Design matrix_mul, start of the top module:
module matrix_mul(
    input wire clk,
    input wire reset,
    input wire start,
    input wire [8:0][7:0] matrix_a,
    input wire [8:0][7:0] matrix_b,
    output reg [8:0][15:0] result,
    output reg done
);
For scale: roughly 960 cells after synthesis, about 180 flip-flops, roughly 0.012 mm2 of cells after synthesis.
==> flow/config.mk <==
export PLATFORM = sky130hd
export DESIGN_NAME = matrix_mul
export DESIGN_NICKNAME = matrix_mul
export VERILOG_FILES = /design/flow/design.v
export SDC_FILE = /design/flow/constraint.sdc
export NUM_CORES = 4
export LEC_CHECK = 0
export CAP_MARGIN = 20
export CELL_PAD_IN_SITES_GLOBAL_PLACEMENT = 0
export CORE_ASPECT_RATIO = 0.86
export CORE_MARGIN = 2
export CORE_UTILIZATION = 61
export GPL_TIMING_DRIVEN = 1
export MAX_ROUTING_LAYER = met4
export SLEW_MARGIN = 20
export TNS_END_PERCENT = 5
==> flow/constraint.sdc <==
create_clock -name core_clock -period 4.67 [get_ports {clk}]
set_input_delay 0.9340 -clock core_clock [delete_from_list [all_inputs] [get_ports {clk}]]
set_output_delay 0.9340 -clock core_clock [all_outputs]
set_load 0.01 [all_outputs]
run.sh (not shown) runs the stock make flow with config.mk's settings and CLKGATE_MAP_FILE=.
The starting point finished with negative setup slack left.
Next try:
CORE_UTILIZATION = 66   (was 61)
CTS_CLUSTER_DIAMETER = 125   (was unset)
TNS_END_PERCENT = 75   (was 5)
clock period = 6.57 ns   (was 4.67 ns; I/O delays follow)
What happened:
- With this change the flow never finished: it broke off in global routing on GRT-0232
- synthesized cell count is unchanged
- die area came out lower by a little under a tenth
- synthesized area does not change
Next try:
CORE_UTILIZATION = 56   (was 66)
CTS_CLUSTER_DIAMETER = unset   (was 125)
MAX_ROUTING_LAYER = met5   (was met4)
PLACE_DENSITY = 0.41   (was unset)
TNS_END_PERCENT = unset   (was 75)
clock period = 5.94 ns   (was 6.57 ns; I/O delays follow)
After rerunning: The changed run produced a layout that fails on negative setup slack; die area climbs by about a fifth; synthesized area stays the same; synthesized cell count stays the same.
Next try:
CELL_PAD_IN_SITES_GLOBAL_PLACEMENT = unset   (was 0)
CORE_ASPECT_RATIO = unset   (was 0.86)
CORE_UTILIZATION = 40   (was 56)
GPL_TIMING_DRIVEN = unset   (was 1)
MAX_ROUTING_LAYER = unset   (was met5)
PLACE_DENSITY = 0.6   (was 0.41)
clock period = 10.0 ns   (was 5.94 ns; I/O delays follow)
With this change the flow completed without violations.
Register-to-register slack gains 2700 ps.
Cell area went down by 8.3%.
Worst setup slack gains 2700 ps.
Area after synthesis stays the same.


## run A
The RTL this note starts from:
==> flow/design.v <==
module matrix_mul(
    input wire clk,
    input wire reset,
    input wire start,
    input wire [8:0][7:0] matrix_a,
    input wire [8:0][7:0] matrix_b,
    output reg [8:0][15:0] result,
    output reg done
);
reg [3:0] state;
reg [3:0] i, j, k;
reg [15:0] sum;
localparam IDLE = 4'd0, MULTIPLY = 4'd1, DONE = 4'd2;
always @(posedge clk or posedge reset) begin
    if (reset) begin
        state <= IDLE;
        done <= 0;
        i <= 0;
        j <= 0;
        k <= 0;
        sum <= 0;
    end else begin
        case (state)
            IDLE: begin
                if (start) begin
                    state <= MULTIPLY;
                    i <= 0;
                    j <= 0;
                    k <= 0;
                    sum <= 0;
                    done <= 0;
                end
            end
            MULTIPLY: begin
                if (k == 3) begin
                    result[i*3 + j] <= sum;
                    sum <= 0;
                    k <= 0;
                    if (j == 2) begin
                        j <= 0;
                        if (i == 2) begin
                            state <= DONE;
                        end else begin
                            i <= i + 1;
                        end
                    end else begin
                        j <= j + 1;
                    end
                end else begin
                    sum <= sum + matrix_a[i*3 + k] * matrix_b[k*3 + j];
                    k <= k + 1;
                end
            end
            DONE: begin
                done <= 1;
                state <= IDLE;
            end
        endcase
    end
end
endmodule
clock: 4.44 ns
lec_check: 0
abc_area: 1
cap_margin: 20
cell_pad_in_sites_global_placement: 0
core_aspect_ratio: 0.5
core_margin: 2
core_utilization: 48
cts_cluster_diameter: 336
cts_cluster_size: 71
gpl_timing_driven: 1
max_routing_layer: met5
place_density: 0.41
setup_slack_margin: 1.21
slew_margin: 20
tns_end_percent: 5
Although run A finished all stages, its layout failed final checks on setup timing.
Inputs modified between run A and run B:
Settings: removing ABC_AREA (formerly 1); changing CORE_UTILIZATION from 48 to 32; changing GPL_TIMING_DRIVEN from 1 to 0; removing CTS_CLUSTER_SIZE (formerly 71); changing SETUP_SLACK_MARGIN from 1.21 to 1.09; removing TNS_END_PERCENT (formerly 5); removing CTS_CLUSTER_DIAMETER (formerly 336).
Notes after the runs:
The layout from run B, despite a flow that completed every stage, fails the layout checks, with the failing checks listed as setup timing. Chip area in the Yosys report went down by a few percent going from run A to run B. Where clock skew is concerned, run A is outperformed by run B. Looking at via count, run B sits 25% lower than run A does.
Relative to run B, the following input files were edited for run C:
Settings: CTS_CLUSTER_SIZE: unset -> 71; CORE_ASPECT_RATIO: 0.5 -> 1.99; GPL_TIMING_DRIVEN: 0 -> 1; TNS_END_PERCENT: unset -> 5; SETUP_SLACK_MARGIN: 1.09 -> unset; CTS_CLUSTER_DIAMETER: unset -> 336; CORE_UTILIZATION: 32 -> 56.
--- outcome ---
Completing all stages was not enough for run C: its layout failed the final checks because of setup timing. Going from run B to run C, routed wire length has decreased. Arrival time reported for the critical path endpoint for run C is lower than for run B. Setup TNS after final layout delta for run C relative to run B: 1940 ps higher.
--- input diff run C..run D ---
Settings: SLEW_MARGIN changed from 20 to 10; CTS_CLUSTER_SIZE removed (was 71); GPL_TIMING_DRIVEN changed from 1 to 0; CORE_ASPECT_RATIO changed from 1.99 to 0.5; CELL_PAD_IN_SITES_DETAIL_PLACEMENT newly set to 2; HOLD_SLACK_MARGIN newly set to 0.17; TNS_END_PERCENT removed (was 5); CTS_CLUSTER_DIAMETER removed (was 336); CORE_UTILIZATION changed from 56 to 20; SETUP_SLACK_MARGIN newly set to 1.09; PLACE_DENSITY_LB_ADDON newly set to 0.28; PLACE_DENSITY removed (was 0.41); CORE_MARGIN changed from 2 to 7.
## What came out
Completing all stages was not enough for run D: its layout failed the final checks because of setup timing.
Summary of run D over run C: via count of the first global-routing pass went up, portion of the clock cycle consumed by the worst path in the final layout went up by 8.4 points, layout overhead on the synthesized area rose by 9.7 points.
When the final numbers for run C and run D were put side by side, the non-filler instance count after layout turned out to be greater in run D.
Run D vs run C — met1 global-route usage dropped 15 points.
In run D the critical path data arrival time turned out 400 ps higher than in run C.
The run showing the greater critical path depth is run D.
Compared with run C, run D ends up with a larger final cell area.
